File: run.sh
#!/bin/bash
# the make line also repeats each setting of config.mk as NAME=value (left out here)
make -C /OpenROAD-flow-scripts/flow DESIGN_CONFIG=/design/flow/config.mk WORK_HOME=/design/flow/orfs CLKGATE_MAP_FILE= finish
File: config.mk
export PLATFORM = sky130hd
export DESIGN_NAME = vga_top
export DESIGN_NICKNAME = vga_top
export VERILOG_FILES = /design/flow/design.v
export SDC_FILE = /design/flow/constraint.sdc
export NUM_CORES = 4
export LEC_CHECK = 0
export ABC_AREA = 1
export CAP_MARGIN = 40
export CORE_ASPECT_RATIO = 0.7
export CORE_MARGIN = 2
export CORE_UTILIZATION = 72
export CTS_CLUSTER_DIAMETER = 379
export CTS_CLUSTER_SIZE = 11
export PLACE_DENSITY_LB_ADDON = 0.08
export SETUP_SLACK_MARGIN = 0.86
export SLEW_MARGIN = 20
File: constraint.sdc
create_clock -name core_clock -period 2.91 [get_ports {ClkPort}]
set_input_delay 0.5820 -clock core_clock [delete_from_list [all_inputs] [get_ports {ClkPort}]]
set_output_delay 0.5820 -clock core_clock [all_outputs]
set_load 0.01 [all_outputs]
File: design.v
`timescale 1ns / 1ps
module display_controller(
	input clk,  
	input rst,
	output hSync, vSync,
	output reg bright,
	output reg[9:0] hCount, 
	output reg [9:0] vCount  
	);
	always @ (posedge clk, posedge rst)
		begin
		if (rst)
			begin
			hCount <= 0;
			vCount <= 0;
			end
		else if (hCount < 10'd799)
			begin
			hCount <= hCount + 1;
			end
		else if (vCount < 10'd524)
			begin
			hCount <= 0;
			vCount <= vCount + 1;
			end
		else
			begin
			hCount <= 0;
			vCount <= 0;
			end
		end
	assign hSync = (hCount < 96) ? 0:1;
	assign vSync = (vCount < 2) ? 0:1;
	always @(posedge clk, posedge rst)
		begin
		if (rst)
			bright <= 0;
		else if(hCount > 10'd143 && hCount < 10'd784 && vCount > 10'd34 && vCount < 10'd516)
			bright <= 1;
		else
			bright <= 0;
		end	
endmodule
`timescale 1ns / 1ps
module game_control(
	input clk,
	input en,  
	input bright,
	input rst,
	input up, input left, input right, input down,
	input [9:0] hCount, vCount,
	output reg [11:0] rgb,
	output reg [3:0] lives 
   );
	wire block_fill;
	wire block_white_fill_2;
	wire block_white_fill_3;
	wire block_white_fill_4;
	wire block_white_fill_5;
	wire block_white_fill_6;
	wire block_white_fill_7;
	wire block_white_fill_8;
	wire block_white_fill_9;
	wire block_white_fill_10;
	wire block_white_fill_11;
	wire block_red_fill_2;
	wire block_red_fill_3;
	wire block_red_fill_4;
	wire block_red_fill_5;
	wire block_red_fill_6;
	wire block_red_fill_7;
	wire block_red_fill_8;
	wire block_red_fill_9;
	wire block_red_fill_10;
	wire block_red_fill_11;
	wire block_blue_fill_2;
	wire block_blue_fill_3;
	wire block_blue_fill_4;
	wire block_blue_fill_5;
	wire block_blue_fill_6;
	wire block_blue_fill_7;
	wire block_blue_fill_8;
	wire block_blue_fill_9;
	wire block_blue_fill_10;
	wire block_blue_fill_11;
	wire ball_fill;
	wire start_screen;
	wire win_screen;
	wire lost_screen;
	reg [1:0] enablewhite2;
	reg [1:0] enablewhite3;
	reg [1:0] enablewhite4;
	reg [1:0] enablewhite5;
	reg [1:0] enablewhite6;
	reg [1:0] enablewhite7;
	reg [1:0] enablewhite8;
	reg [1:0] enablewhite9;
	reg [1:0] enablewhite10;
	reg [1:0] enablewhite11;
	reg [1:0] enablered2;
	reg [1:0] enablered3;
	reg [1:0] enablered4;
	reg [1:0] enablered5;
	reg [1:0] enablered6;
	reg [1:0] enablered7;
	reg [1:0] enablered8;
	reg [1:0] enablered9;
	reg [1:0] enablered10;
	reg [1:0] enablered11;
	reg [1:0] enableblue2;
	reg [1:0] enableblue3;
	reg [1:0] enableblue4;
	reg [1:0] enableblue5;
	reg [1:0] enableblue6;
	reg [1:0] enableblue7;
	reg [1:0] enableblue8;
	reg [1:0] enableblue9;
	reg [1:0] enableblue10;
	reg [1:0] enableblue11;
	reg reg_down;
	reg [9:0] xpos, ypos;
	reg [9:0] xpos2, ypos2;
	reg [1:0] move;
	reg [1:0] ydirection;
	reg [1:0] ydir_b, ydir_n;
	reg ydir_nset;
	reg [1:0] xdirection;
	reg [1:0] xspeed;
	parameter BLACK  = 12'b0000_0000_0000;
	parameter WHITE  = 12'b1111_1111_1111;
	parameter RED    = 12'b1111_0000_0000;
	parameter GREEN  = 12'b0000_1111_0000;
	parameter GREY   = 12'b0101_0101_0101;
	parameter YELLOW = 12'b1111_1111_0000;
	parameter CYAN   = 12'b0000_1111_1111;
	parameter BLUE   = 12'b0000_0000_1111;
	always@ (*) begin
		if(reg_down == 1)
			if(~bright )	 
				rgb = 12'b0000_0000_0000;
			else if (lives < 1 && lost_screen && !(enableblue2 == 0 && enableblue3 == 0 && enableblue4 == 0 && enableblue5 == 0 && enableblue6 == 0 && enableblue7 == 0 
			&& enableblue8 == 0 && enableblue9 == 0 && enableblue10 == 0 && enableblue11 == 0 && enablered2 == 0 && enablered3 == 0 && enablered4 == 0 
			&& enablered5 == 0 && enablered6 == 0 && enablered7 == 0 && enablered8 == 0 && enablered9 == 0 && enablered10 == 0 && enablered11 == 0 &&
			enablewhite2 == 0 && enablewhite3 == 0 && enablewhite4 == 0 && enablewhite5 == 0 && enablewhite6 == 0 && enablewhite7 == 0 && enablewhite8 == 0 && 
			enablewhite9 == 0 && enablewhite10 == 0 && enablewhite11 == 0))
				rgb = RED;
			else if (lives >= 1 && block_fill && !(enableblue2 == 0 && enableblue3 == 0 && enableblue4 == 0 && enableblue5 == 0 && enableblue6 == 0 && enableblue7 == 0 
			&& enableblue8 == 0 && enableblue9 == 0 && enableblue10 == 0 && enableblue11 == 0 && enablered2 == 0 && enablered3 == 0 && enablered4 == 0 
			&& enablered5 == 0 && enablered6 == 0 && enablered7 == 0 && enablered8 == 0 && enablered9 == 0 && enablered10 == 0 && enablered11 == 0 &&
			enablewhite2 == 0 && enablewhite3 == 0 && enablewhite4 == 0 && enablewhite5 == 0 && enablewhite6 == 0 && enablewhite7 == 0 && enablewhite8 == 0 && 
			enablewhite9 == 0 && enablewhite10 == 0 && enablewhite11 == 0)) 
				rgb = GREY; 
			else if (lives >= 1 && block_white_fill_2 || block_white_fill_3 || block_white_fill_4 || block_white_fill_5 || block_white_fill_6 || block_white_fill_7|| 
			block_white_fill_8 || block_white_fill_9 || block_white_fill_10 || block_white_fill_11) 
				rgb = WHITE; 
			else if (lives >= 1 && block_red_fill_2 || block_red_fill_3 || block_red_fill_4 || block_red_fill_5 || block_red_fill_6 || block_red_fill_7|| 
			block_red_fill_8 || block_red_fill_9 || block_red_fill_10 || block_red_fill_11)
				rgb = RED; 
			else if (lives >= 1 && block_blue_fill_2 || block_blue_fill_3 || block_blue_fill_4 || block_blue_fill_5 || block_blue_fill_6 || block_blue_fill_7|| 
			block_blue_fill_8 || block_blue_fill_9 || block_blue_fill_10 || block_blue_fill_11)
				rgb = BLUE;
			else if (lives >= 1 && ball_fill && !(enableblue2 == 0 && enableblue3 == 0 && enableblue4 == 0 && enableblue5 == 0 && enableblue6 == 0 && enableblue7 == 0 
			&& enableblue8 == 0 && enableblue9 == 0 && enableblue10 == 0 && enableblue11 == 0 && enablered2 == 0 && enablered3 == 0 && enablered4 == 0 
			&& enablered5 == 0 && enablered6 == 0 && enablered7 == 0 && enablered8 == 0 && enablered9 == 0 && enablered10 == 0 && enablered11 == 0 &&
			enablewhite2 == 0 && enablewhite3 == 0 && enablewhite4 == 0 && enablewhite5 == 0 && enablewhite6 == 0 && enablewhite7 == 0 && enablewhite8 == 0 && 
			enablewhite9 == 0 && enablewhite10 == 0 && enablewhite11 == 0))
				rgb = CYAN;
			else if(lives >= 1 && enableblue2 == 0 && enableblue3 == 0 && enableblue4 == 0 && enableblue5 == 0 && enableblue6 == 0 && enableblue7 == 0 
			&& enableblue8 == 0 && enableblue9 == 0 && enableblue10 == 0 && enableblue11 == 0 && enablered2 == 0 && enablered3 == 0 && enablered4 == 0 
			&& enablered5 == 0 && enablered6 == 0 && enablered7 == 0 && enablered8 == 0 && enablered9 == 0 && enablered10 == 0 && enablered11 == 0 &&
			enablewhite2 == 0 && enablewhite3 == 0 && enablewhite4 == 0 && enablewhite5 == 0 && enablewhite6 == 0 && enablewhite7 == 0 && enablewhite8 == 0 && 
			enablewhite9 == 0 && enablewhite10 == 0 && enablewhite11 == 0 && win_screen)
				rgb = GREEN;
			else	
				rgb= BLACK;	
		else
		  if(~bright )	 
		      rgb = 12'b0000_0000_0000;
		  else if (start_screen)
		      rgb = YELLOW;
		  else
		      rgb = BLACK;
	end
	assign block_fill= vCount>=(ypos-5) && vCount<=(ypos+5) && hCount>=(xpos-50) && hCount<=(xpos+50);
	assign start_screen = ((hCount>= 10'd148) && (hCount <= 10'd776)) && ((vCount >= 10'd40) && (vCount <= 10'd600));
	assign win_screen = ((hCount>= 10'd148) && (hCount <= 10'd776)) && ((vCount >= 10'd40) && (vCount <= 10'd600));
	assign lost_screen = ((hCount>= 10'd148) && (hCount <= 10'd776)) && ((vCount >= 10'd40) && (vCount <= 10'd600));
	assign block_white_fill_2= ((hCount>= 10'd148) && (hCount <= 10'd209)) && ((vCount >= 10'd40) && (vCount <= 10'd90) && (enablewhite2)) ? 1 : 0;
	assign block_white_fill_3= ((hCount>= 10'd211) && (hCount <= 10'd272)) && ((vCount >= 10'd40) && (vCount <= 10'd90) && (enablewhite3)) ? 1 : 0;
	assign block_white_fill_4= ((hCount>= 10'd274) && (hCount <= 10'd335)) && ((vCount >= 10'd40) && (vCount <= 10'd90) && (enablewhite4)) ? 1 : 0;
	assign block_white_fill_5= ((hCount>= 10'd337) && (hCount <= 10'd398)) && ((vCount >= 10'd40) && (vCount <= 10'd90) && (enablewhite5)) ? 1 : 0;
	assign block_white_fill_6= ((hCount>= 10'd400) && (hCount <= 10'd461)) && ((vCount >= 10'd40) && (vCount <= 10'd90) && (enablewhite6)) ? 1 : 0;
	assign block_white_fill_7= ((hCount>= 10'd463) && (hCount <= 10'd524)) && ((vCount >= 10'd40) && (vCount <= 10'd90) && (enablewhite7)) ? 1 : 0;
	assign block_white_fill_8= ((hCount>= 10'd526) && (hCount <= 10'd587)) && ((vCount >= 10'd40) && (vCount <= 10'd90) && (enablewhite8)) ? 1 : 0;
	assign block_white_fill_9= ((hCount>= 10'd589) && (hCount <= 10'd650)) && ((vCount >= 10'd40) && (vCount <= 10'd90) && (enablewhite9)) ? 1 : 0;
	assign block_white_fill_10= ((hCount>= 10'd652) && (hCount <= 10'd713)) && ((vCount >= 10'd40) && (vCount <= 10'd90) && (enablewhite10)) ? 1 : 0;
	assign block_white_fill_11= ((hCount>= 10'd715) && (hCount <= 10'd776)) && ((vCount >= 10'd40) && (vCount <= 10'd90) && (enablewhite11)) ? 1 : 0;
	assign block_red_fill_2= ((hCount>= 10'd148) && (hCount <= 10'd209)) && ((vCount >= 10'd91) && (vCount <= 10'd141) && (enablered2)) ? 1 : 0;
	assign block_red_fill_3= ((hCount>= 10'd211) && (hCount <= 10'd272)) && ((vCount >= 10'd91) && (vCount <= 10'd141) && (enablered3)) ? 1 : 0;
	assign block_red_fill_4= ((hCount>= 10'd274) && (hCount <= 10'd335)) && ((vCount >= 10'd91) && (vCount <= 10'd141) && (enablered4)) ? 1 : 0;
	assign block_red_fill_5= ((hCount>= 10'd337) && (hCount <= 10'd398)) && ((vCount >= 10'd91) && (vCount <= 10'd141) && (enablered5)) ? 1 : 0;
	assign block_red_fill_6= ((hCount>= 10'd400) && (hCount <= 10'd461)) && ((vCount >= 10'd91) && (vCount <= 10'd141) && (enablered6)) ? 1 : 0;
	assign block_red_fill_7= ((hCount>= 10'd463) && (hCount <= 10'd524)) && ((vCount >= 10'd91) && (vCount <= 10'd141) && (enablered7)) ? 1 : 0;
	assign block_red_fill_8= ((hCount>= 10'd526) && (hCount <= 10'd587)) && ((vCount >= 10'd91) && (vCount <= 10'd141) && (enablered8)) ? 1 : 0;
	assign block_red_fill_9= ((hCount>= 10'd589) && (hCount <= 10'd650)) && ((vCount >= 10'd91) && (vCount <= 10'd141) && (enablered9)) ? 1 : 0;
	assign block_red_fill_10= ((hCount>= 10'd652) && (hCount <= 10'd713)) && ((vCount >= 10'd91) && (vCount <= 10'd141) && (enablered10)) ? 1 : 0;
	assign block_red_fill_11= ((hCount>= 10'd715) && (hCount <= 10'd776)) && ((vCount >= 10'd91) && (vCount <= 10'd141) && (enablered11)) ? 1 : 0;
	assign block_blue_fill_2= ((hCount>= 10'd148) && (hCount <= 10'd209)) && ((vCount >= 10'd142) && (vCount <= 10'd192) && (enableblue2)) ? 1 : 0;
	assign block_blue_fill_3= ((hCount>= 10'd211) && (hCount <= 10'd272)) && ((vCount >= 10'd142) && (vCount <= 10'd192) && (enableblue3)) ? 1 : 0;
	assign block_blue_fill_4= ((hCount>= 10'd274) && (hCount <= 10'd335)) && ((vCount >= 10'd142) && (vCount <= 10'd192) && (enableblue4)) ? 1 : 0;
	assign block_blue_fill_5= ((hCount>= 10'd337) && (hCount <= 10'd398)) && ((vCount >= 10'd142) && (vCount <= 10'd192) && (enableblue5)) ? 1 : 0;
	assign block_blue_fill_6= ((hCount>= 10'd400) && (hCount <= 10'd461)) && ((vCount >= 10'd142) && (vCount <= 10'd192) && (enableblue6)) ? 1 : 0;
	assign block_blue_fill_7= ((hCount>= 10'd463) && (hCount <= 10'd524)) && ((vCount >= 10'd142) && (vCount <= 10'd192) && (enableblue7)) ? 1 : 0;
	assign block_blue_fill_8= ((hCount>= 10'd526) && (hCount <= 10'd587)) && ((vCount >= 10'd142) && (vCount <= 10'd192) && (enableblue8)) ? 1 : 0;
	assign block_blue_fill_9= ((hCount>= 10'd589) && (hCount <= 10'd650)) && ((vCount >= 10'd142) && (vCount <= 10'd192) && (enableblue9)) ? 1 : 0;
	assign block_blue_fill_10= ((hCount>= 10'd652) && (hCount <= 10'd713)) && ((vCount >= 10'd142) && (vCount <= 10'd192) && (enableblue10)) ? 1 : 0;
	assign block_blue_fill_11= ((hCount>= 10'd715) && (hCount <= 10'd776)) && ((vCount >= 10'd142) && (vCount <= 10'd192) && (enableblue11)) ? 1 : 0;
	assign ball_fill =  (vCount>=(ypos2) && vCount<=(ypos2) && hCount>=(xpos2-10) && hCount<=(xpos2+10) || 
	                     vCount>=(ypos2-1) && vCount<=(ypos2+1) && hCount>=(xpos2-10) && hCount<=(xpos2+10)||
						 vCount>=(ypos2-2) && vCount<=(ypos2+2) && hCount>=(xpos2-10) && hCount<=(xpos2+10)|| 
	                     vCount>=(ypos2-3) && vCount<=(ypos2+3) && hCount>=(xpos2-8) && hCount<=(xpos2+8)||
						 vCount>=(ypos2-4) && vCount<=(ypos2+4) && hCount>=(xpos2-8) && hCount<=(xpos2+8) ||
	                     vCount>=(ypos2-5) && vCount<=(ypos2+5) && hCount>=(xpos2-6) && hCount<=(xpos2+6) ||
						 vCount>=(ypos2-6) && vCount<=(ypos2+6) && hCount>=(xpos2-6) && hCount<=(xpos2+6) ||
	                     vCount>=(ypos2-7) && vCount<=(ypos2+7) && hCount>=(xpos2-4) && hCount<=(xpos2+4)||
						 vCount>=(ypos2-7) && vCount<=(ypos2+7) && hCount>=(xpos2-4) && hCount<=(xpos2+4)||
	                     vCount>=(ypos2-8) && vCount<=(ypos2+8) && hCount>=(xpos2-2) && hCount<=(xpos2+2) ||
	                     vCount>=(ypos2-9) && vCount<=(ypos2+9) && hCount>=(xpos2-1) && hCount<=(xpos2+1));
	always@ (posedge clk, posedge rst)
		begin
			if(rst)
			begin
				reg_down <= 0;
				move <= 0;
			end	
		    else if (en && down) 
				reg_down <= 1;
			else if(en && up && reg_down == 1)
				move <=1;
		end
	always@(posedge clk, posedge rst) 
	begin
		if(rst)
			begin 
				lives <= 3'd3;
				enablewhite2 <= 1;
				enablewhite3 <= 1;
				enablewhite4 <= 1;
				enablewhite5 <= 1;
				enablewhite6 <= 1;
				enablewhite7 <= 1;
				enablewhite8 <= 1;
				enablewhite9 <= 1;
				enablewhite10 <= 1;
				enablewhite11 <= 1;
				enablered2 <= 1;
				enablered3 <= 1;
				enablered4 <= 1;
				enablered5 <= 1;
				enablered6 <= 1;
				enablered7 <= 1;
				enablered8 <= 1;
				enablered9 <= 1;
				enablered10 <= 1;
				enablered11 <= 1;
				enableblue2 <= 1;
				enableblue3 <= 1;
				enableblue4 <= 1;
				enableblue5 <= 1;
				enableblue6 <= 1;
				enableblue7 <= 1;
				enableblue8 <= 1;
				enableblue9 <= 1;
				enableblue10 <= 1;
				enableblue11 <= 1;
				xpos <= 450;
				ypos <= 470;
				xpos2 <= 450;
				ypos2 <= 456;
				ydirection <= 1;
				xdirection <= 2;
				xspeed <= 0;
			end
		else if (en && reg_down == 1)
			begin
			ydir_b = ydirection;
			ydir_n = ydirection;
			ydir_nset = 1'b0;
			if ((ypos2 + 4 > 465) && (ypos2 + 4 < 467) && ydir_b == 0) 
				begin
					if ((xpos2 >= xpos - 50) && (xpos2 <= xpos + 50))
						begin ydir_n = 1; ydir_nset = 1'b1; end
					if ((xpos2 >= xpos - 1) && (xpos2 <= xpos + 1))
						begin
							xdirection <= 2;
							xspeed <= 0;
						end
					if ((xpos2 >= xpos - 50) && (xpos2 <= xpos -27))
						begin
							xdirection <= 0;
							xspeed <= 2;
						end
					if ((xpos2 >= xpos - 26) && (xpos2 <= xpos - 2))
						begin
							xdirection <= 0;
							xspeed <= 1;
						end
					if ((xpos2 >= xpos + 2) && (xpos2 <= xpos + 26))
						begin
							xdirection <= 1;
							xspeed <= 1;
						end
					if ((xpos2 >= xpos + 27) && (xpos2 <= xpos +50))
					begin
						xdirection <= 1;
						xspeed <= 2;
					end
			end
			begin
				if ((ypos2 - 4 <= 192))
					begin
						if ((xpos2 - 10 >= 148) && (xpos2 + 10 <= 210) && (enableblue2))
						begin
							enableblue2 <= 0;
							ydir_b = 0;
						end
						if ((xpos2 - 10 >= 211) && (xpos2 + 10 <= 273) && (enableblue3))
						begin
							enableblue3 <= 0;
							ydir_b = 0;
						end
						if ((xpos2 - 10 >= 274) && (xpos2 + 10 <= 336) && (enableblue4))
						begin
							enableblue4 <= 0;
							ydir_b = 0;
						end
						if ((xpos2 - 10 >= 337) && (xpos2 + 10 <= 399) && (enableblue5))
						begin
							enableblue5 <= 0;
							ydir_b = 0;
						end
						if ((xpos2 - 10 >= 400) && (xpos2 + 10 <= 462) && (enableblue6))
						begin
							enableblue6 <= 0;
							ydir_b = 0;
						end
						if ((xpos2 - 10 >= 461) && (xpos2 + 10 <= 525) && (enableblue7))
						begin
							enableblue7 <= 0;
							ydir_b = 0;
						end
						if ((xpos2 - 10 >= 526) && (xpos2 + 10 <= 588) && (enableblue8))
						begin
							enableblue8 <= 0;
							ydir_b = 0;
						end
						if ((xpos2 - 10 >= 589) && (xpos2 + 10 <= 651) && (enableblue9))
						begin
							enableblue9 <= 0;
							ydir_b = 0;
						end
						if ((xpos2 - 10 >= 652) && (xpos2 + 10 <= 714) && (enableblue10))
						begin
							enableblue10 <= 0;
							ydir_b = 0;
						end
						if ((xpos2 - 10 >= 715) && (xpos2 + 10 <= 778) && (enableblue11))
						begin
							enableblue11 <= 0;
							ydir_b = 0;
						end
					end
			end
			begin
				if ((ypos2 + 4 <= 146) && (ypos2 + 4 >= 142) && (ydir_b == 0))
					begin
						if ((xpos2 - 10 >= 148) && (xpos2 + 10 <= 210) && (enableblue2))
						begin
							enableblue2 <= 0;
							ydir_b = 1;
						end
						if ((xpos2 - 10 >= 211) && (xpos2 + 10 <= 273) && (enableblue3))
						begin
							enableblue3 <= 0;
							ydir_b = 1;
						end
						if ((xpos2 - 10 >= 274) && (xpos2 + 10 <= 336) && (enableblue4))
						begin
							enableblue4 <= 0;
							ydir_b = 1;
						end
						if ((xpos2 - 10 >= 337) && (xpos2 + 10 <= 399) && (enableblue5))
						begin
							enableblue5 <= 0;
							ydir_b = 1;
						end
						if ((xpos2 - 10 >= 400) && (xpos2 + 10 <= 462) && (enableblue6))
						begin
							enableblue6 <= 0;
							ydir_b = 1;
						end
						if ((xpos2 - 10 >= 463) && (xpos2 + 10 <= 525) && (enableblue7))
						begin
							enableblue7 <= 0;
							ydir_b = 1;
						end
						if ((xpos2 - 10 >= 526) && (xpos2 + 10 <= 588) && (enableblue8))
						begin
							enableblue8 <= 0;
							ydir_b = 1;
						end
						if ((xpos2 - 10 >= 589) && (xpos2 + 10 <= 651) && (enableblue9))
						begin
							enableblue9 <= 0;
							ydir_b = 1;
						end
						if ((xpos2 - 10 >= 652) && (xpos2 + 10 <= 714) && (enableblue10))
						begin
							enableblue10 <= 0;
							ydir_b = 1;
						end
						if ((xpos2 - 10 >= 715) && (xpos2 + 10 <= 776) && (enableblue11))
						begin
							enableblue11 <= 0;
							ydir_b = 1;
						end
					end
			end
			begin
				if ((ypos2 - 4 <= 192) && (ypos2 - 4 >= 142))
					begin
						if ((xpos2 - 10 >= 205) && (xpos2 - 10 <= 209) && (enableblue2))
						begin
							enableblue2 <= 0;
							xdirection <= 1;
						end
						if ((xpos2 + 10 >= 148) && (xpos2 + 10 <= 152) && (enableblue2))
						begin
							enableblue2 <= 0;
							xdirection <= 0;
						end
						if ((xpos2 - 10 >= 268) && (xpos2 - 10 <= 272) && (enableblue3))
						begin
							enableblue3 <= 0;
							xdirection <= 1;
						end
						if ((xpos2 + 10 >= 211) && (xpos2 + 10 <= 215) && (enableblue3))
						begin
							enableblue3 <= 0;
							xdirection <= 0;
						end
						if ((xpos2 - 10 >= 331) && (xpos2 - 10 <= 335) && (enableblue4))
						begin
							enableblue4 <= 0;
							xdirection <= 1;
						end
						if ((xpos2 + 10 >= 274) && (xpos2 + 10 <= 278) && (enableblue4))
						begin
							enableblue4 <= 0;
							xdirection <= 0;
						end
						if ((xpos2 - 10 >= 394) && (xpos2 - 10 <= 398) && (enableblue5))
						begin
							enableblue5 <= 0;
							xdirection <= 1;
						end
						if ((xpos2 + 10 >= 337) && (xpos2 + 10 <= 341) && (enableblue5))
						begin
							enableblue5 <= 0;
							xdirection <= 0;
						end
						if ((xpos2 - 10 >= 457) && (xpos2 - 10 <= 461) && (enableblue6))
						begin
							enableblue6 <= 0;
							xdirection <= 1;
						end
						if ((xpos2 + 10 >= 400) && (xpos2 + 10 <= 404) && (enableblue6))
						begin
							enableblue6 <= 0;
							xdirection <= 0;
						end
						if ((xpos2 - 10 >= 520) && (xpos2 - 10 <= 524) && (enableblue7))
						begin
							enableblue7 <= 0;
							xdirection <= 1;
						end
						if ((xpos2 + 10 >= 463) && (xpos2 + 10 <= 467) && (enableblue7))
						begin
							enableblue7 <= 0;
							xdirection <= 0;
						end
						if ((xpos2 - 10 >= 583) && (xpos2 - 10 <= 587) && (enableblue8))
						begin
							enableblue8 <= 0;
							xdirection <= 1;
						end
						if ((xpos2 + 10 >= 526) && (xpos2 + 10 <= 530) && (enableblue8))
						begin
							enableblue8 <= 0;
							xdirection <= 0;
						end
						if ((xpos2 - 10 >= 646) && (xpos2 - 10 <= 650) && (enableblue9))
						begin
							enableblue9 <= 0;
							xdirection <= 1;
						end
						if ((xpos2 + 10 >= 589) && (xpos2 + 10 <= 593) && (enableblue9))
						begin
							enableblue9 <= 0;
							xdirection <= 0;
						end
						if ((xpos2 - 10 >= 709) && (xpos2 - 10 <= 713) && (enableblue10))
						begin
							enableblue10 <= 0;
							xdirection <= 1;
						end
						if ((xpos2 + 10 >= 652) && (xpos2 + 10 <= 656) && (enableblue10))
						begin
							enableblue10 <= 0;
							xdirection <= 0;
						end
						if ((xpos2 - 10 >= 772) && (xpos2 - 10 <= 776) && (enableblue11))
						begin
							enableblue11 <= 0;
							xdirection <= 1;
						end
						if ((xpos2 + 10 >= 715) && (xpos2 + 10 <= 719) && (enableblue11))
						begin
							enableblue11 <= 0;
							xdirection <= 0;
						end
					end
			end
			begin
				if ((ypos2 - 4 <= 141))
					begin
						if ((xpos2 - 10 >= 148) && (xpos2 + 10 <= 210) && (enablered2))
						begin
							enablered2 <= 0;
							ydir_b = 0;
						end
						if ((xpos2 - 10 >= 211) && (xpos2 + 10 <= 273) && (enablered3))
						begin
							enablered3 <= 0;
							ydir_b = 0;
						end
						if ((xpos2 - 10 >= 274) && (xpos2 + 10 <= 336) && (enablered4))
						begin
							enablered4 <= 0;
							ydir_b = 0;
						end
						if ((xpos2 - 10 >= 337) && (xpos2 + 10 <= 399) && (enablered5))
						begin
							enablered5 <= 0;
							ydir_b = 0;
						end
						if ((xpos2 - 10 >= 400) && (xpos2 + 10 <= 462) && (enablered6))
						begin
							enablered6 <= 0;
							ydir_b = 0;
						end
						if ((xpos2 - 10 >= 463) && (xpos2 + 10 <= 525) && (enablered7))
						begin
							enablered7 <= 0;
							ydir_b = 0;
						end
						if ((xpos2 - 10 >= 526) && (xpos2 + 10 <= 588) && (enablered8))
						begin
							enablered8 <= 0;
							ydir_b = 0;
						end
						if ((xpos2 - 10 >= 589) && (xpos2 + 10 <= 651) && (enablered9))
						begin
							enablered9 <= 0;
							ydir_b = 0;
						end
						if ((xpos2 - 10 >= 652) && (xpos2 + 10 <= 714) && (enablered10))
						begin
							enablered10 <= 0;
							ydir_b = 0;
						end
						if ((xpos2 - 10 >= 715) && (xpos2 + 10 <= 778) && (enablered11))
						begin
							enablered11 <= 0;
							ydir_b = 0;
						end
					end
			end	
			begin
				if ((ypos2 + 4 <= 92) && ydir_b == 0)
					begin
						if ((xpos2 - 10 >= 148) && (xpos2 + 10 <= 210) && (enablered2))
						begin
							enablered2 <= 0;
							ydir_b = 1;
						end
						if ((xpos2 - 10 >= 211) && (xpos2 + 10 <= 273) && (enablered3))
						begin
							enablered3 <= 0;
							ydir_b = 1;
						end
						if ((xpos2 - 10 >= 274) && (xpos2 + 10 <= 336) && (enablered4))
						begin
							enablered4 <= 0;
							ydir_b = 1;
						end
						if ((xpos2 - 10 >= 337) && (xpos2 + 10 <= 399) && (enablered5))
						begin
							enablered5 <= 0;
							ydir_b = 1;
						end
						if ((xpos2 - 10 >= 400) && (xpos2 + 10 <= 462) && (enablered6))
						begin
							enablered6 <= 0;
							ydir_b = 1;
						end
						if ((xpos2 - 10 >= 463) && (xpos2 + 10 <= 525) && (enablered7))
						begin
							enablered7 <= 0;
							ydir_b = 1;
						end
						if ((xpos2 - 10 >= 526) && (xpos2 + 10 <= 588) && (enablered8))
						begin
							enablered8 <= 0;
							ydir_b = 1;
						end
						if ((xpos2 - 10 >= 589) && (xpos2 + 10 <= 651) && (enablered9))
						begin
							enablered9 <= 0;
							ydir_b = 1;
						end
						if ((xpos2 - 10 >= 652) && (xpos2 + 10 <= 714) && (enablered10))
						begin
							enablered10 <= 0;
							ydir_b = 1;
						end
						if ((xpos2 - 10 >= 715) && (xpos2 + 10 <= 778) && (enablered11))
						begin
							enablered11 <= 0;
							ydir_b = 1;
						end
					end
			end	
			begin
				if ((ypos2 - 4 <= 141) && (ypos2 - 4 >= 91))
					begin
						if ((xpos2 - 10 >= 205) && (xpos2 - 10 <= 209) && (enablered2))
						begin
							enablered2 <= 0;
							xdirection <= 1;
						end
						if ((xpos2 + 10 >= 148) && (xpos2 + 10 <= 152) && (enablered2))
						begin
							enablered2 <= 0;
							xdirection <= 0;
						end
						if ((xpos2 - 10 >= 268) && (xpos2 - 10 <= 272) && (enablered3))
						begin
							enablered3 <= 0;
							xdirection <= 1;
						end
						if ((xpos2 + 10 >= 211) && (xpos2 + 10 <= 215) && (enablered3))
						begin
							enablered3 <= 0;
							xdirection <= 0;
						end
						if ((xpos2 - 10 >= 331) && (xpos2 - 10 <= 335) && (enablered4))
						begin
							enablered4 <= 0;
							xdirection <= 1;
						end
						if ((xpos2 + 10 >= 274) && (xpos2 + 10 <= 278) && (enablered4))
						begin
							enablered4 <= 0;
							xdirection <= 0;
						end
						if ((xpos2 - 10 >= 394) && (xpos2 - 10 <= 398) && (enablered5))
						begin
							enablered5 <= 0;
							xdirection <= 1;
						end
						if ((xpos2 + 10 >= 337) && (xpos2 + 10 <= 341) && (enablered5))
						begin
							enablered5 <= 0;
							xdirection <= 0;
						end
						if ((xpos2 - 10 >= 457) && (xpos2 - 10 <= 461) && (enablered6))
						begin
							enablered6 <= 0;
							xdirection <= 1;
						end
						if ((xpos2 + 10 >= 400) && (xpos2 + 10 <= 404) && (enablered6))
						begin
							enablered6 <= 0;
							xdirection <= 0;
						end
						if ((xpos2 - 10 >= 520) && (xpos2 - 10 <= 524) && (enablered7))
						begin
							enablered7 <= 0;
							xdirection <= 1;
						end
						if ((xpos2 + 10 >= 463) && (xpos2 + 10 <= 467) && (enablered7))
						begin
							enablered7 <= 0;
							xdirection <= 0;
						end
						if ((xpos2 - 10 >= 583) && (xpos2 - 10 <= 587) && (enablered8))
						begin
							enablered8 <= 0;
							xdirection <= 1;
						end
						if ((xpos2 + 10 >= 526) && (xpos2 + 10 <= 530) && (enablered8))
						begin
							enablered8 <= 0;
							xdirection <= 0;
						end
						if ((xpos2 - 10 >= 646) && (xpos2 - 10 <= 650) && (enablered9))
						begin
							enablered9 <= 0;
							xdirection <= 1;
						end
						if ((xpos2 + 10 >= 589) && (xpos2 + 10 <= 593) && (enablered9))
						begin
							enablered9 <= 0;
							xdirection <= 0;
						end
						if ((xpos2 - 10 >= 709) && (xpos2 - 10 <= 713) && (enablered10))
						begin
							enablered10 <= 0;
							xdirection <= 1;
						end
						if ((xpos2 + 10 >= 652) && (xpos2 + 10 <= 656) && (enablered10))
						begin
							enablered10 <= 0;
							xdirection <= 0;
						end
						if ((xpos2 - 10 >= 772) && (xpos2 - 10 <= 776) && (enablered11))
						begin
							enablered11 <= 0;
							xdirection <= 1;
						end
						if ((xpos2 + 10 >= 715) && (xpos2 + 10 <= 719) && (enablered11))
						begin
							enablered11 <= 0;
							xdirection <= 0;
						end
					end
			end
			begin
				if ((ypos2 - 4 <= 90))
					begin
						if ((xpos2 - 10 >= 148) && (xpos2 + 10 <= 210) && (enablewhite2))
						begin
							enablewhite2 <= 0;
							ydir_b = 0;
						end
						if ((xpos2 - 10 >= 211) && (xpos2 + 10 <= 273) && (enablewhite3))
						begin
							enablewhite3 <= 0;
							ydir_b = 0;
						end
						if ((xpos2 - 10 >= 274) && (xpos2 + 10 <= 336) && (enablewhite4))
						begin
							enablewhite4 <= 0;
							ydir_b = 0;
						end
						if ((xpos2 - 10 >= 337) && (xpos2 + 10 <= 399) && (enablewhite5))
						begin
							enablewhite5 <= 0;
							ydir_b = 0;
						end
						if ((xpos2 - 10 >= 400) && (xpos2 + 10 <= 462) && (enablewhite6))
						begin
							enablewhite6 <= 0;
							ydir_b = 0;
						end
						if ((xpos2 - 10 >= 463) && (xpos2 + 10 <= 525) && (enablewhite7))
						begin
							enablewhite7 <= 0;
							ydir_b = 0;
						end
						if ((xpos2 - 10 >= 526) && (xpos2 + 10 <= 588) && (enablewhite8))
						begin
							enablewhite8 <= 0;
							ydir_b = 0;
						end
						if ((xpos2 - 10 >= 589) && (xpos2 + 10 <= 651) && (enablewhite9))
						begin
							enablewhite9 <= 0;
							ydir_b = 0;
						end
						if ((xpos2 - 10 >= 652) && (xpos2 + 10 <= 714) && (enablewhite10))
						begin
							enablewhite10 <= 0;
							ydir_b = 0;
						end
						if ((xpos2 - 10 >= 715) && (xpos2 + 10 <= 778) && (enablewhite11))
						begin
							enablewhite11 <= 0;
							ydir_b = 0;
						end
					end
			end
			begin
				if ((ypos2 - 4 <= 90) && (ypos2 - 4 >= 40))
					begin
						if ((xpos2 - 10 >= 205) && (xpos2 - 10 <= 209) && (enablewhite2))
						begin
							enablewhite2 <= 0;
							xdirection <= 1;
						end
						if ((xpos2 + 10 >= 148) && (xpos2 + 10 <= 152) && (enablewhite2))
						begin
							enablewhite2 <= 0;
							xdirection <= 0;
						end
						if ((xpos2 - 10 >= 268) && (xpos2 - 10 <= 272) && (enablewhite3))
						begin
							enablewhite3 <= 0;
							xdirection <= 1;
						end
						if ((xpos2 + 10 >= 211) && (xpos2 + 10 <= 215) && (enablewhite3))
						begin
							enablewhite3 <= 0;
							xdirection <= 0;
						end
						if ((xpos2 - 10 >= 331) && (xpos2 - 10 <= 335) && (enablewhite4))
						begin
							enablewhite4 <= 0;
							xdirection <= 1;
						end
						if ((xpos2 + 10 >= 274) && (xpos2 + 10 <= 278) && (enablewhite4))
						begin
							enablewhite4 <= 0;
							xdirection <= 0;
						end
						if ((xpos2 - 10 >= 394) && (xpos2 - 10 <= 398) && (enablewhite5))
						begin
							enablewhite5 <= 0;
							xdirection <= 1;
						end
						if ((xpos2 + 10 >= 337) && (xpos2 + 10 <= 341) && (enablewhite5))
						begin
							enablewhite5 <= 0;
							xdirection <= 0;
						end
						if ((xpos2 - 10 >= 457) && (xpos2 - 10 <= 461) && (enablewhite6))
						begin
							enablewhite6 <= 0;
							xdirection <= 1;
						end
						if ((xpos2 + 10 >= 400) && (xpos2 + 10 <= 404) && (enablewhite6))
						begin
							enablewhite6 <= 0;
							xdirection <= 0;
						end
						if ((xpos2 - 10 >= 520) && (xpos2 - 10 <= 524) && (enablewhite7))
						begin
							enablewhite7 <= 0;
							xdirection <= 1;
						end
						if ((xpos2 + 10 >= 463) && (xpos2 + 10 <= 467) && (enablewhite7))
						begin
							enablewhite7 <= 0;
							xdirection <= 0;
						end
						if ((xpos2 - 10 >= 583) && (xpos2 - 10 <= 587) && (enablewhite8))
						begin
							enablewhite8 <= 0;
							xdirection <= 1;
						end
						if ((xpos2 + 10 >= 526) && (xpos2 + 10 <= 530) && (enablewhite8))
						begin
							enablewhite8 <= 0;
							xdirection <= 0;
						end
						if ((xpos2 - 10 >= 646) && (xpos2 - 10 <= 650) && (enablewhite9))
						begin
							enablewhite9 <= 0;
							xdirection <= 1;
						end
						if ((xpos2 + 10 >= 589) && (xpos2 + 10 <= 593) && (enablewhite9))
						begin
							enablewhite9 <= 0;
							xdirection <= 0;
						end
						if ((xpos2 - 10 >= 709) && (xpos2 - 10 <= 713) && (enablewhite10))
						begin
							enablewhite10 <= 0;
							xdirection <= 1;
						end
						if ((xpos2 + 10 >= 652) && (xpos2 + 10 <= 656) && (enablewhite10))
						begin
							enablewhite10 <= 0;
							xdirection <= 0;
						end
						if ((xpos2 - 10 >= 772) && (xpos2 - 10 <= 776) && (enablewhite11))
						begin
							enablewhite11 <= 0;
							xdirection <= 1;
						end
						if ((xpos2 + 10 >= 715) && (xpos2 + 10 <= 719) && (enablewhite11))
						begin
							enablewhite11 <= 0;
							xdirection <= 0;
						end
					end
			end
		if ((ypos2 - 4 <= 41) && (ydir_b)) 
			begin ydir_n = 0; ydir_nset = 1'b1; end
		if ((xpos2 - 5 <= 147) && (xdirection == 0)) 
			xdirection <= 1;
		if ((xpos2 + 5 >= 777) && (xdirection == 1)) 
			xdirection <= 0;
		if(move && ypos2 <= 475)
			begin
				if (ydir_b == 1)
					ypos2 <= ypos2 - 2;
				else if (ydir_b == 0)
					ypos2 <= ypos2 + 2;
				else if (ydir_b == 2)
					ypos2 <= ypos2 - 1;
				if (xdirection == 0)
				begin
					if (xspeed == 2)
					begin
						if( xpos2 - 4 >= 148)
							xpos2 <= xpos2 - 4;
					end
					else if (xspeed == 1)
					begin
						if( xpos2 - 2 >= 148)
							xpos2 <= xpos2 - 2;
					end
				end
				else if (xdirection == 1)
				begin
					if (xspeed == 2)
					begin
						if( xpos2 + 4 <= 776)
							xpos2 <= xpos2 + 4;
					end
					else if (xspeed == 1)
					begin
						if( xpos2 + 2 <= 776)
							xpos2 <= xpos2 + 2;
					end
				end
				else if (xdirection == 2)
				begin
					xpos2 <= xpos2;
				end
			end
		else if (ypos2 >= 471)
			begin 
				lives <= lives - 3'd1;
				if (ypos2 >= 472)
					begin
						xpos <= 450;
						ypos <= 470;
						xpos2 <= 450;
						ypos2 <= 456;
						begin ydir_n = 1; ydir_nset = 1'b1; end
						xdirection <= 2;
					end
			end
		if(right) 
			begin
				xpos<=xpos+4;  
				if(xpos>=730)  
					xpos<=730;
			end
		else if(left) 
			begin
				xpos<=xpos-4;
				if(xpos<=200)
					xpos<=200;
			end
			ydirection <= ydir_nset ? ydir_n : ydir_b;
		end
	end
endmodule
module display_lives(
	input clk,
	input[3:0] displayNumber,
	output reg [3:0] anode,
	output reg [6:0] ssdOut	
    );
	reg [20:0] refresh;
	reg [3:0] LEDNumber;
	wire [1:0] LEDCounter;
	always @ (posedge clk)
	begin
		refresh <= refresh + 21'd1;
	end
	assign LEDCounter = refresh[20:19];
	always @ (*)
	 begin
		begin
			anode = 4'b1110;
			LEDNumber = displayNumber;
		end	
	end
	always @ (*)
    begin
        case (LEDNumber)
        4'd0: ssdOut = 7'b0000001;     
        4'd1: ssdOut = 7'b1001111; 
        4'd2: ssdOut = 7'b0010010; 
        4'd3: ssdOut = 7'b0000110;  
        default: ssdOut = 7'b0000110; 
        endcase
    end
endmodule
`timescale 1ns / 1ps
module vga_top(
	input ClkPort,
	input BtnC,
	input BtnU,
	input BtnD,
	input BtnR,
	input BtnL,
	input MoveTick,  
	output hSync, vSync,
	output [3:0] vgaR, vgaG, vgaB,
	output An0, An1, An2, An3, An4, An5, An6, An7,
	output Ca, Cb, Cc, Cd, Ce, Cf, Cg, Dp,
	output MemOE, MemWR, RamCS, QuadSpiFlashCS
	);
	wire Reset;
	assign Reset=BtnC;
	wire bright;
	wire[9:0] hc, vc;
	wire[3:0] lives;
	wire [6:0] ssdOut;
	wire [3:0] anode;
	wire [11:0] rgb;
	display_controller dc(.clk(ClkPort), .rst(Reset), .hSync(hSync), .vSync(vSync), .bright(bright), .hCount(hc), .vCount(vc));
	game_control sc(.clk(ClkPort), .en(MoveTick), .bright(bright), .rst(BtnC), .up(BtnU), .down(BtnD),.left(BtnL),.right(BtnR),.hCount(hc), .vCount(vc), .rgb(rgb), .lives(lives));
	display_lives cnt(.clk(ClkPort), .displayNumber(lives), .anode(anode), .ssdOut(ssdOut));
	assign vgaR = rgb[11 : 8];
	assign vgaG = rgb[7  : 4];
	assign vgaB = rgb[3  : 0];
	assign {MemOE, MemWR, RamCS, QuadSpiFlashCS} = 4'b1111;
	assign {An7, An6, An5, An4, An3, An2, An1, An0} = {4'b1111, anode};
	assign {Ca, Cb, Cc, Cd, Ce, Cf, Cg} = ssdOut[6 : 0];
	assign Dp = 1'b1;  
endmodule
==> flow_summary_export.csv, run 1 <==
group,metric,value,unit
synth,yosysWarningCount,3,
floorplanning,core_area,0.0348,mm²
synth,syn_avg_cell_area,6.34,µm²
synth,synthTopCellsByCount,"nand2_1, nor2_1, inv_1",
floorplanning,io_pins,41,
outcome,haltStage,"3_5_place_dp",
synth,yosys_cells,4027,
synth,syn_area,0.0255,mm²
floorplanning,die_w,229,µm
synth,largest_area_cell,"ha_1",
synth,async_flop_share,1.00,
floorplanning,rows,57,
outcome,run_status,"stopped before the end",
synth,xor_share,0.0514,
synth,ff_type,"dfrtp_1",
floorplanning,die_area,0.0370,mm²
synth,fa_ha_area_frac,0.185,
floorplanning,dieHeight,162,µm
outcome,error_line,"[ERROR DPL-0038] Utilization greater than 100%, impossible to legalize",
synth,synth_cell_type_count,82,
synth,ys_sh_aoi,0.185,
placement,gp_congestion,1.42,
synth,edf_count,0,
synth,topCombFamilyByArea,"simple AND/OR/NAND/NOR gates",
synth,top_cells_by_area,"ha_1, nand2_1, nor2_1",
synth,mux_share,0,
floorplanning,initial_core_util,0.733,
synth,yosysChipArea,0.0255,mm²
placement,port-buffer-count,26,
synth,synth_top_area_share,0.185,
synth,ys_ff,120,
synth,synth_top_cell_by_count,"nand2_1",
synth,postSynthSeqShare,0.120,
synth,synth-simple-area-share,0.353,
synth,synthCells,4027,
## per-stage QoR
step	cells	setup TNS [ns]	power (mW)	setup WS (ns)
after floorplan	4039	-21.52	21.3	-0.874
after global placement	5628	-62.59	37.7	-1.64
==> run 2, diff against run 1 <==
- ABC_AREA: 1 -> unset
- CAP_MARGIN: 40 -> 20
- CELL_PAD_IN_SITES_DETAIL_PLACEMENT: unset -> 0
- CORE_ASPECT_RATIO: 0.7 -> unset
- CORE_MARGIN: 2 -> 3
- CORE_UTILIZATION: 72 -> 22
- CTS_CLUSTER_DIAMETER: 379 -> unset
- CTS_CLUSTER_SIZE: 11 -> 66
- GPL_TIMING_DRIVEN: unset -> 1
- MAX_ROUTING_LAYER: unset -> met5
- MIN_ROUTING_LAYER: unset -> met2
- PLACE_DENSITY_LB_ADDON: 0.08 -> 0.15
- SETUP_SLACK_MARGIN: 0.86 -> unset
- TNS_END_PERCENT: unset -> 100
- clock period: 2.91 -> 13.1 ns (I/O delays scaled with it)
==> flow_summary_export.csv, run 2 <==
group,metric,value,unit
floorplanning,die_w,329,µm
pwr,p_clk_frac,0.123,
pwr,maxPowerGroup,"combinational cells",
pwr,power_per_cell_area,170,mW/mm²
placement,dpl.hpwl,88.5,mm
layout,utilization,0.248,
synth,ys_ff,120,
synth,largest_area_cell,"ha_1",
drt,ant_nets,0,
synth,fa_ha_area_frac,0.207,
layout,fillers,11400,
pwr,ir_drop,110,µV
clock_network,clkSinkCount,120,
clock_network,hold_buffers,0,
drt,drt_iter0_drc,7295,
clock_network,cts.path.max_buffers,2,
synth,synthCells,3012,
pwr,seq-power,0.532,mW
global_route,grt_pass1_wl,175,mm
critical_path,arrival,6.88,ns
critical_path,start_kind,"register",
synth,synthTopCellsByCount,"ha_1, nand2_1, nor2_1",
global_route,track_usage,0.336,
placement,gp_congestion,1.09,
pwr,p_switching,2.50,mW
placement,dpl.cell_count,4335,
critical_path,cp.required,10.48,ns
final_timing,fmax,0.105,GHz
final_timing,hold-worst-slack,0.469,ns
run,warnings,90,
drt,drt-pass1-iter-count,14,
floorplanning,core_area,0.103,mm²
floorplanning,dieHeight,329,µm
final_timing,rsz0062_at_grt,"no",
final_timing,worst_pin_slew,1.34,ns
drt,via_per_inst,7.72,
final_timing,setup_violations,0,
drt,wl_per_cell,28.1,µm
layout,nets,3373,
critical_path,crit_buf_inv,4,
layout,regArea,0.00306,mm²
synth,async_flop_share,1.00,
synth,synth-simple-area-share,0.246,
clock_network,htreeDepth,4,
final_timing,fin_tns_setup,0,ns
global_route,antenna_found_initial,0,
final_timing,finalCritPeriodShare,0.725,
critical_path,crit_family,"AND-OR/OR-AND gates",
floorplanning,rows,117,
critical_path,slowest_delay,0.91,ns
critical_path,end_kind,"primary output",
critical_path,critPathSlowestCell,"a2111oi_0",
placement,place_ws,4.52,ns
floorplanning,io_pins,41,
global_route,grt_max_degree,73,
synth,edf_count,0,
layout,areaGrowthSynthToFinish,10.9,%
final_timing,layout_setup_ws,3.60,ns
global_route,grt.overflow.total,0,
synth,synth_top_cell_by_count,"ha_1",
clock_network,postCtsResizedCells,0,
placement,port-buffer-count,26,
critical_path,r2r_cells,16,
floorplanning,die_area,0.108,mm²
pwr,power_frac_comb,0.754,
critical_path,worst-path-stages,16,
hold_path,holdPathStages,2,
final_timing,relSlewSlack,0.100,
pwr,p_int,1.82,mW
critical_path,crit-reg2reg-capture,"sc.ydirection[1]",
synth,xor_share,0.0869,
final_timing,skew,0.0272,ns
synth,yosys_cells,3012,
clock_network,path_clk_slew,0.07,ns
pwr,p_comb,3.25,mW
run,maxCapViolCount,0,
synth,syn_area,0.0229,mm²
synth,mux_share,0.0118,
hold_path,hold-path-endpoint,"sc.enableblue6[0]",
global_route,grt_pass1_vias,37300,
synth,synth_cell_type_count,122,
layout,layoutNonFillerInstCount,4374,
critical_path,worstSetupPathType,"reg2out",
clock_network,postCtsSetupBuffers,0,
clock_network,insertion_delay,0.52,ns
pwr,seq_power_share,0.123,
pwr,clock_power,0.532,mW
drt,wl,123,mm
drt,drc,0,
synth,topCombFamilyByArea,"AND-OR/OR-AND gates",
synth,syn_avg_cell_area,7.61,µm²
synth,ys_sh_aoi,0.264,
outcome,run_status,"finished clean",
pwr,p_leak,10.8,nW
synth,synth_top_area_share,0.206,
drt,dr_total_vias,33700,
synth,yosysChipArea,0.0229,mm²
critical_path,reg2reg_slack,6.15,ns
clock_network,cts-root-buf,"clkbuf_16",
final_timing,fin_crit,9.50,ns
final_timing,hold_viol_final,0,
hold_path,worst_hold_path_type,"reg2reg",
pwr,swShare,0.579,
critical_path,path_cells,"buf_4 -> inv_1 -> ha_1 -> nor3b_1 -> and3_1 -> nand2_1 -> xnor2_1 -> ha_1 -> a2111oi_0 -> nor4_1 -> a2111oi_0 -> buf_4 -> a21oi_1 -> o21ai_0 -> a31oi_1 -> clkdlybuf4s50_1",
critical_path,crit_start,"sc.xpos2[3]",
synth,top_cells_by_area,"ha_1, dfrtp_1, xnor2_1",
clock_network,cts_buffers,17,
critical_path,crit_fanout,26,
synth,ff_type,"dfrtp_1",
final_timing,drv_slew,0,
layout,logic_area,0.0188,mm²
synth,postSynthSeqShare,0.134,
hold_path,min_from,"sc.enableblue6[0]",
floorplanning,initial_core_util,0.223,
clock_network,cts_tree,"done",
synth,yosysWarningCount,3,
critical_path,r2r_start,"sc.xpos2[1]",
critical_path,critPathCapture,"vgaB[0]",
run 2: layout make-up:
class / count / area share
Antenna cell: 4 / 0.000394
Clock buffer: 18 / 0.0173
Clock inverter: 14 / 0.00635
Inverter: 109 / 0.0163
Multi-Input combinational cell: 2639 / 0.739
Sequential cell: 120 / 0.121
Tap cell: 1368 / 0.0674
Timing Repair Buffer: 102 / 0.0326
run 2: per-layer routing:
metal,vias to the layer above,global-route usage,routed length (µm)
met4,68,0.0813,12600
met2,10200,0.370,54600
met5,-,0.193,1900
met1,11200,-,0
li1,11000,-,-
met3,1305,0.467,53800
run 2: per-stage QoR:
stage / power [mW] / instance area [µm²]
after floorplan: 2.63 / 23000
after global placement: 3.62 / 24800
after detailed placement: 3.58 / 24800
after CTS: 4.14 / 25400
after global routing: 4.63 / 25400
final: 4.32 / 25400
==> run 3, diff against run 2 <==
- ABC_AREA: unset -> 1
- CELL_PAD_IN_SITES_DETAIL_PLACEMENT: 0 -> unset
- CORE_ASPECT_RATIO: unset -> 0.78
- CORE_MARGIN: 3 -> 2
- CORE_UTILIZATION: 22 -> 71
- CTS_CLUSTER_SIZE: 66 -> 27
- GPL_ROUTABILITY_DRIVEN: unset -> 1
- MAX_ROUTING_LAYER: met5 -> unset
- MIN_ROUTING_LAYER: met2 -> unset
- PLACE_DENSITY_LB_ADDON: 0.15 -> 0.01
- TNS_END_PERCENT: 100 -> 35
- clock period: 13.1 -> 5.34 ns (I/O delays scaled with it)
==> flow_summary_export.csv, run 3 <==
group,metric,value,unit
synth,mux_share,0,
hold_path,worst_hold_path_type,"reg2reg",
critical_path,critPathSlowestCell,"dfstp_2",
synth,ff_type,"dfrtp_1",
critical_path,arrival,4.30,ns
hold_path,holdPathStages,2,
pwr,p_comb,15.1,mW
drt,wl,107,mm
critical_path,r2r_cells,30,
global_route,grt.overflow.total,0,
final_timing,drv_slew,0,
layout,nets,4535,
critical_path,crit_buf_inv,2,
pwr,swShare,0.644,
synth,yosysWarningCount,3,
final_timing,worst_pin_slew,1.02,ns
floorplanning,die_area,0.0375,mm²
hold_path,hold-path-endpoint,"sc.enableblue10[0]",
clock_network,path_clk_slew,0.07,ns
final_timing,hold_viol_final,0,
final_timing,fmax,0.186,GHz
pwr,power_per_cell_area,639,mW/mm²
drt,drt_iter0_drc,6338,
synth,synth_cell_type_count,82,
critical_path,crit-reg2reg-capture,"sc.xdirection[1]",
final_timing,skew,0.0153,ns
synth,syn_area,0.0255,mm²
synth,fa_ha_area_frac,0.185,
pwr,p_switching,11.6,mW
synth,synth_top_area_share,0.185,
drt,wl_per_cell,23.0,µm
pwr,p_int,6.41,mW
floorplanning,die_w,219,µm
floorplanning,rows,61,
critical_path,r2r_start,"sc.xpos2[1]",
synth,postSynthSeqShare,0.120,
synth,synth-simple-area-share,0.353,
clock_network,cts.path.max_buffers,2,
synth,topCombFamilyByArea,"simple AND/OR/NAND/NOR gates",
final_timing,layout_setup_ws,-0.0262,ns
global_route,grt_pass1_wl,160,mm
clock_network,clkSinkCount,120,
final_timing,hold-worst-slack,0.443,ns
clock_network,htreeDepth,4,
global_route,track_usage,0.550,
drt,drc,0,
synth,edf_count,0,
pwr,maxPowerGroup,"combinational cells",
synth,synth_top_cell_by_count,"nand2_1",
final_timing,finalCritPeriodShare,1.00,
placement,port-buffer-count,26,
pwr,ir_drop,440,µV
pwr,seq-power,1.69,mW
clock_network,insertion_delay,0.47,ns
critical_path,start_kind,"register",
floorplanning,io_pins,41,
critical_path,worst-path-stages,22,
synth,yosysChipArea,0.0255,mm²
final_timing,relSlewSlack,0.320,
floorplanning,core_area,0.0356,mm²
hold_path,min_from,"sc.enableblue10[0]",
pwr,seq_power_share,0.094,
synth,synthCells,4027,
final_timing,fin_tns_setup,-0.0486,ns
pwr,power_frac_comb,0.839,
synth,top_cells_by_area,"ha_1, nand2_1, nor2_1",
final_timing,setup_violations,2,
placement,gp_congestion,1.18,
layout,areaGrowthSynthToFinish,10.3,%
drt,drt-pass1-iter-count,14,
outcome,violatedChecks,"negative setup slack",
critical_path,worstSetupPathType,"reg2out",
global_route,use_met1,0.720,
synth,xor_share,0.0514,
global_route,met3_usage,0.249,
global_route,grt_pass1_vias,28700,
outcome,run_status,"complete, but fails checks",
critical_path,slowest_delay,0.64,ns
global_route,grt_max_degree,73,
clock_network,cts-root-buf,"clkbuf_16",
synth,largest_area_cell,"ha_1",
clock_network,cts_buffers,17,
critical_path,cp.required,4.27,ns
placement,dpl.hpwl,81.8,mm
pwr,p_leak,14.1,nW
synth,synthTopCellsByCount,"nand2_1, nor2_1, inv_1",
synth,ys_ff,120,
synth,async_flop_share,1.00,
critical_path,crit_fanout,6,
drt,dr_total_vias,32100,
global_route,busiest_layer,"met2",
critical_path,reg2reg_slack,0.28,ns
pwr,p_clk_frac,0.067,
synth,syn_avg_cell_area,6.34,µm²
final_timing,fin_crit,5.37,ns
run,maxCapViolCount,0,
drt,via_per_inst,6.92,
critical_path,cpMostUsedCell,"nand2_1",
final_timing,rsz0062_at_grt,"yes",
critical_path,critPathCapture,"vgaB[2]",
placement,place_ws,-0.0301,ns
global_route,grt_use_met2,0.733,
critical_path,end_kind,"primary output",
synth,ys_sh_aoi,0.185,
drt,ant_nets,0,
critical_path,crit_start,"sc.ypos2[3]",
floorplanning,dieHeight,171,µm
floorplanning,initial_core_util,0.718,
critical_path,path_cells,"ha_4 -> nand2_1 -> nand2_1 -> nor2_1 -> a21oi_1 -> ha_1 -> nand4_1 -> o221a_2 -> o21ai_0 -> o311a_1 -> o21ai_1 -> o21ai_1 -> nand2_1 -> a21oi_2 -> nand2_1 -> nand2_1 -> nand2_1 -> nand2_1 -> nand3_1 -> nand2_1 -> inv_1 -> dlygate4sd2_1",
global_route,antenna_found_initial,3,
clock_network,cts_tree,"done",
critical_path,crit_family,"AND-OR/OR-AND gates",
synth,yosys_cells,4027,
run,warnings,91,
pwr,clock_power,1.21,mW
-- run 3: routing by layer --
layer  wire [µm]  part of all wire  vias up
li1            -                 -    14000
met1       39200              0.37    14100
met2       38700              0.36     3155
met3       20600              0.19      776
met4        8180             0.077        6
met5          83           0.00078        -
-- run 3: layout make-up --
| cell class | count | area (µm²) |
|---|---|---|
| clock inverters | 15 | 145 |
| inverters | 565 | 2140 |
| fillers | 2744 | 7420 |
| flip-flops and latches | 120 | 3070 |
| diodes | 2 | 5.00 |
| clock buffers | 17 | 425 |
| multi-input cells | 3244 | 20200 |
| repair buffers | 203 | 1620 |
| well taps | 472 | 591 |
-- run 3: what timing repair did --
item	in CTS	in global routing
gates resized	58	69
setup buffers	14	11
hold buffers	0	0
setup endpoints to repair	8	12
pin swaps	9	9
gates cloned	0	0
-- run 3: metrics by stage --
| step | std cells | cell area, µm² | util | total power [mW] |
|---|---|---|---|---|
| 6_report | 4638 | 28100 | 0.791 | 18.0 |
| 5_1_grt | 4636 | 28100 | 0.791 | 18.9 |
| 3_3_place_gp | 4579 | 27000 | 0.759 | 15.1 |
| 2_1_floorplan | 4039 | 25600 | - | 11.1 |
| 3_5_place_dp | 4579 | 27000 | 0.759 | 15.3 |
| 4_1_cts | 4625 | 27900 | 0.783 | 16.8 |
==> run 4, diff against run 3 <==
- CORE_UTILIZATION: 71 -> 72
- PLACE_DENSITY_LB_ADDON: 0.01 -> 0.08
- clock period: 5.34 -> 7.12 ns (I/O delays scaled with it)
==> flow_summary_export.csv, run 4 <==
group,metric,value,unit
outcome,run_status,"finished clean",
placement,port-buffer-count,26,
synth,fa_ha_area_frac,0.185,
critical_path,cpMostUsedCell,"nand2_1",
drt,drc,0,
critical_path,arrival,5.34,ns
final_timing,skew,0.0188,ns
clock_network,cts_buffers,17,
global_route,track_usage,0.551,
synth,synth-simple-area-share,0.353,
final_timing,fin_tns_setup,0,ns
layout,stdcell_area,0.0268,mm²
floorplanning,die_w,217,µm
final_timing,setup_violations,0,
synth,synth_cell_type_count,82,
critical_path,worst-path-stages,24,
floorplanning,rows,60,
critical_path,reg2reg_slack,1.52,ns
critical_path,crit-reg2reg-capture,"sc.xdirection[1]",
run,warnings,90,
global_route,antenna_found_initial,2,
placement,gp_congestion,1.20,
pwr,power_frac_comb,0.817,
synth,xor_share,0.0514,
critical_path,end_kind,"primary output",
synth,synthCells,4027,
drt,dr_total_vias,31300,
synth,synth_top_area_share,0.185,
critical_path,r2r_start,"sc.xpos2[2]",
placement,dpl_cell_area,0.0262,mm²
floorplanning,dieHeight,170,µm
clock_network,cts-root-buf,"clkbuf_16",
synth,ff_type,"dfrtp_1",
critical_path,worstSetupPathType,"reg2out",
pwr,clock_power,0.918,mW
drt,via_per_inst,6.94,
final_timing,finalCritPeriodShare,0.950,
pwr,power,13.0,mW
synth,yosysWarningCount,3,
synth,yosysChipArea,0.0255,mm²
clock_network,cts.path.max_buffers,2,
critical_path,path_cells,"ha_2 -> inv_1 -> nor2_1 -> inv_1 -> nor2_1 -> xor2_2 -> a21oi_1 -> ha_1 -> nand2_1 -> nor3_1 -> nand4_1 -> and3_1 -> o22ai_1 -> nand3_1 -> nand3_1 -> nor2_1 -> nand2_1 -> nand2_1 -> nand2_1 -> nand3_1 -> nand3_1 -> nand2_1 -> nand2_1 -> clkdlybuf4s50_1",
synth,synthTopCellsByCount,"nand2_1, nor2_1, inv_1",
layout,layoutNonFillerInstCount,4503,
critical_path,critPathSlowestCell,"dfstp_2",
clock_network,postCtsSetupBuffers,0,
pwr,power_per_cell_area,484,mW/mm²
placement,dpl.cell_count,4469,
drt,drt-pass1-iter-count,10,
pwr,swShare,0.660,
pwr,p_switching,8.56,mW
clock_network,path_clk_slew,0.07,ns
final_timing,hold_viol_final,0,
pwr,ir_drop,379,µV
synth,ys_ff,120,
floorplanning,die_area,0.0370,mm²
critical_path,crit_start,"sc.ypos2[3]",
synth,top_cells_by_area,"ha_1, nand2_1, nor2_1",
placement,dpl.hpwl,79.9,mm
critical_path,slowest_delay,0.73,ns
pwr,p_clk_frac,0.071,
synth,postSynthSeqShare,0.120,
pwr,seq-power,1.45,mW
drt,wl_per_cell,23.2,µm
synth,ys_sh_aoi,0.185,
hold_path,hold-path-endpoint,"sc.enableblue10[0]",
synth,largest_area_cell,"ha_1",
pwr,p_leak,13.4,nW
pwr,seq_power_share,0.112,
final_timing,drv_slew,0,
final_timing,relSlewSlack,0.251,
synth,topCombFamilyByArea,"simple AND/OR/NAND/NOR gates",
drt,drt_iter0_drc,6472,
floorplanning,core_area,0.0347,mm²
hold_path,min_from,"sc.enableblue10[0]",
final_timing,fin_crit,6.77,ns
critical_path,crit_fanout,15,
floorplanning,initial_core_util,0.736,
critical_path,crit_family,"simple AND/OR/NAND/NOR gates",
critical_path,critPathCapture,"vgaG[0]",
critical_path,crit_buf_inv,3,
critical_path,cp.required,5.70,ns
pwr,p_comb,10.6,mW
pwr,maxPowerGroup,"combinational cells",
final_timing,fmax,0.148,GHz
synth,syn_area,0.0255,mm²
pwr,p_int,4.40,mW
global_route,grt_pass1_wl,158,mm
drt,ant_nets,0,
layout,nets,4407,
global_route,grt_pass1_vias,27900,
synth,mux_share,0,
synth,syn_avg_cell_area,6.34,µm²
hold_path,holdPathStages,2,
global_route,grt.overflow.total,0,
drt,wl,105,mm
synth,edf_count,0,
synth,yosys_cells,4027,
critical_path,start_kind,"register",
run,maxCapViolCount,0,
clock_network,htreeDepth,4,
global_route,grt_max_degree,64,
clock_network,clkSinkCount,120,
final_timing,worst_pin_slew,1.12,ns
clock_network,insertion_delay,0.47,ns
layout,utilization,0.772,
synth,async_flop_share,1.00,
clock_network,cts_tree,"done",
critical_path,r2r_cells,24,
layout,areaGrowthSynthToFinish,4.96,%
hold_path,worst_hold_path_type,"reg2reg",
final_timing,rsz0062_at_grt,"no",
floorplanning,io_pins,41,
synth,synth_top_cell_by_count,"nand2_1",
## run 4: stage by stage
| step | hold WS, ns | setup WS (ns) |
|---|---|---|
| after floorplan | 0.424 | 1.89 |
| after global routing | 0.456 | 0.0769 |
| after global placement | 0.430 | 1.01 |
| after CTS | 0.442 | 0.365 |
| after detailed placement | 0.432 | 0.930 |
| final | 0.443 | 0.353 |
## run 4: layout make-up
class                           instances  area [µm²]
Inverter                              565        2130
Clock inverter                         15         153
Fill cell                            2894        7900
Multi-Input combinational cell       3244       19800
Tap cell                              465         582
Antenna cell                            2        5.00
Sequential cell                       120        3060
Timing Repair Buffer                   75         628
Clock buffer                           17         425
## run 4: routing by layer
layer  share of wire  global-route usage
met5         0.00049              0.0107
met4           0.069               0.292
met3            0.20               0.260
met2            0.36               0.732
met1            0.37               0.728
## run 4: repair_timing
item                                    in CTS  in global routing
gates resized                                0                  2
hold buffers                                 0                  0
endpoints found under the setup margin       0                  8
==> run 5, diff against run 4 <==
- CORE_UTILIZATION: 72 -> 58
- PLACE_DENSITY_LB_ADDON: 0.08 -> unset
- SETUP_SLACK_MARGIN: unset -> -0.83
- clock period: 7.12 -> 11.4 ns (I/O delays scaled with it)
==> flow_summary_export.csv, run 5 <==
group,metric,value,unit
outcome,run_status,"finished clean",
pwr,swShare,0.665,
floorplanning,initial_core_util,0.591,
pwr,p_int,2.75,mW
floorplanning,die_w,242,µm
critical_path,crit_buf_inv,4,
synth,ys_sh_aoi,0.185,
synth,largest_area_cell,"ha_1",
critical_path,crit_family,"buffers and inverters",
clock_network,htreeDepth,4,
synth,synth-simple-area-share,0.353,
synth,ys_ff,120,
final_timing,rsz0062_at_grt,"no",
placement,port-buffer-count,26,
drt,via_per_inst,6.80,
synth,mux_share,0,
clock_network,path_clk_slew,0.07,ns
synth,topCombFamilyByArea,"simple AND/OR/NAND/NOR gates",
pwr,power_per_cell_area,306,mW/mm²
critical_path,start_kind,"register",
layout,fillers,4110,
critical_path,r2r_start,"sc.xpos2[2]",
final_timing,fmax,0.122,GHz
pwr,power_frac_comb,0.813,
clock_network,hold_buffers,0,
critical_path,worstSetupPathType,"reg2out",
global_route,track_usage,0.476,
critical_path,r2r_cells,26,
final_timing,fin_crit,8.20,ns
clock_network,postCtsSetupBuffers,0,
drt,drt-pass1-iter-count,9,
layout,utilization,0.621,
final_timing,worst_pin_slew,1.17,ns
pwr,p_clk_frac,0.070,
final_timing,relSlewSlack,0.221,
drt,wl,112,mm
synth,edf_count,0,
synth,synth_top_cell_by_count,"nand2_1",
layout,layoutNonFillerInstCount,4605,
clock_network,insertion_delay,0.48,ns
synth,postSynthSeqShare,0.120,
pwr,seq-power,0.959,mW
synth,syn_area,0.0255,mm²
clock_network,cts_buffers,17,
pwr,seq_power_share,0.117,
hold_path,hold-path-endpoint,"sc.enablered3[0]",
pwr,maxPowerGroup,"combinational cells",
layout,logic_area,0.0198,mm²
critical_path,slowest_delay,0.91,ns
run,maxCapViolCount,0,
placement,place_ws,3.93,ns
drt,drc,0,
layout,regArea,0.00306,mm²
synth,syn_avg_cell_area,6.34,µm²
drt,wl_per_cell,24.3,µm
drt,dr_total_vias,31300,
placement,gp_congestion,1.10,
critical_path,crit_fanout,19,
clock_network,postCtsResizedCells,0,
floorplanning,core_area,0.0432,mm²
pwr,p_comb,6.67,mW
critical_path,path_cells,"inv_1 -> ha_1 -> clkinv_1 -> ha_1 -> inv_1 -> o21bai_1 -> a21oi_1 -> o221a_2 -> o21ai_0 -> o311ai_0 -> nand2_1 -> a21oi_1 -> a21oi_1 -> nand2_1 -> nand2_1 -> nand2_1 -> nand3_1 -> nand2_1 -> nand3_1 -> nand2_1 -> clkdlybuf4s50_1",
final_timing,setup_violations,0,
hold_path,worst_hold_path_type,"reg2reg",
pwr,ir_drop,252,µV
critical_path,critPathSlowestCell,"dfrtp_1",
floorplanning,io_pins,41,
critical_path,crit_start,"sc.xpos2[2]",
floorplanning,dieHeight,189,µm
floorplanning,rows,67,
synth,xor_share,0.0514,
global_route,grt_pass1_wl,169,mm
final_timing,fin_tns_setup,0,ns
placement,dpl.hpwl,88.1,mm
global_route,antenna_found_initial,2,
synth,synth_cell_type_count,82,
floorplanning,die_area,0.0457,mm²
synth,synthCells,4027,
synth,yosysChipArea,0.0255,mm²
critical_path,critPathCapture,"vgaG[1]",
clock_network,cts_tree,"done",
synth,yosysWarningCount,3,
synth,fa_ha_area_frac,0.185,
clock_network,clkSinkCount,120,
critical_path,crit-reg2reg-capture,"sc.xdirection[1]",
critical_path,end_kind,"primary output",
final_timing,skew,0.0263,ns
critical_path,cpMostUsedCell,"nand2_1",
final_timing,layout_setup_ws,3.20,ns
critical_path,arrival,5.92,ns
placement,dpl.cell_count,4571,
critical_path,reg2reg_slack,5.45,ns
pwr,p_leak,13.4,nW
layout,nets,4389,
synth,ff_type,"dfrtp_1",
run,warnings,92,
global_route,grt.overflow.total,0,
clock_network,cts-root-buf,"clkbuf_16",
hold_path,holdPathStages,2,
synth,synthTopCellsByCount,"nand2_1, nor2_1, inv_1",
final_timing,finalCritPeriodShare,0.719,
synth,async_flop_share,1.00,
[run 5: final cells by class]
class / count / share of cell area
inverters: 565 / 0.0795
well taps: 586 / 0.0274
repair buffers: 57 / 0.0185
multi-input cells: 3244 / 0.738
clock buffers: 19 / 0.0169
flip-flops and latches: 120 / 0.114
diodes: 1 / 0.0000934
clock inverters: 13 / 0.00504
[run 5: through the flow]
step	hold WS [ns]	cell area [µm²]	total power, mW
after floorplan	0.424	25600	5.20
after global placement	0.430	26200	6.94
after detailed placement	0.431	26200	7.15
after CTS	0.440	26800	7.75
after global routing	0.453	26800	8.65
final	0.440	26800	8.20
[run 5: per-layer routing]
layer | vias up | GRT usage | share of wire
met5 | - | 0.00840 | 0
met4 | 0 | 0.178 | 0.042
met3 | 500 | 0.220 | 0.19
met2 | 2788 | 0.654 | 0.38
met1 | 14300 | 0.641 | 0.39
li1 | 13700 | - | -
Power figures rest on the tool's default switching activity, not on a simulated workload.
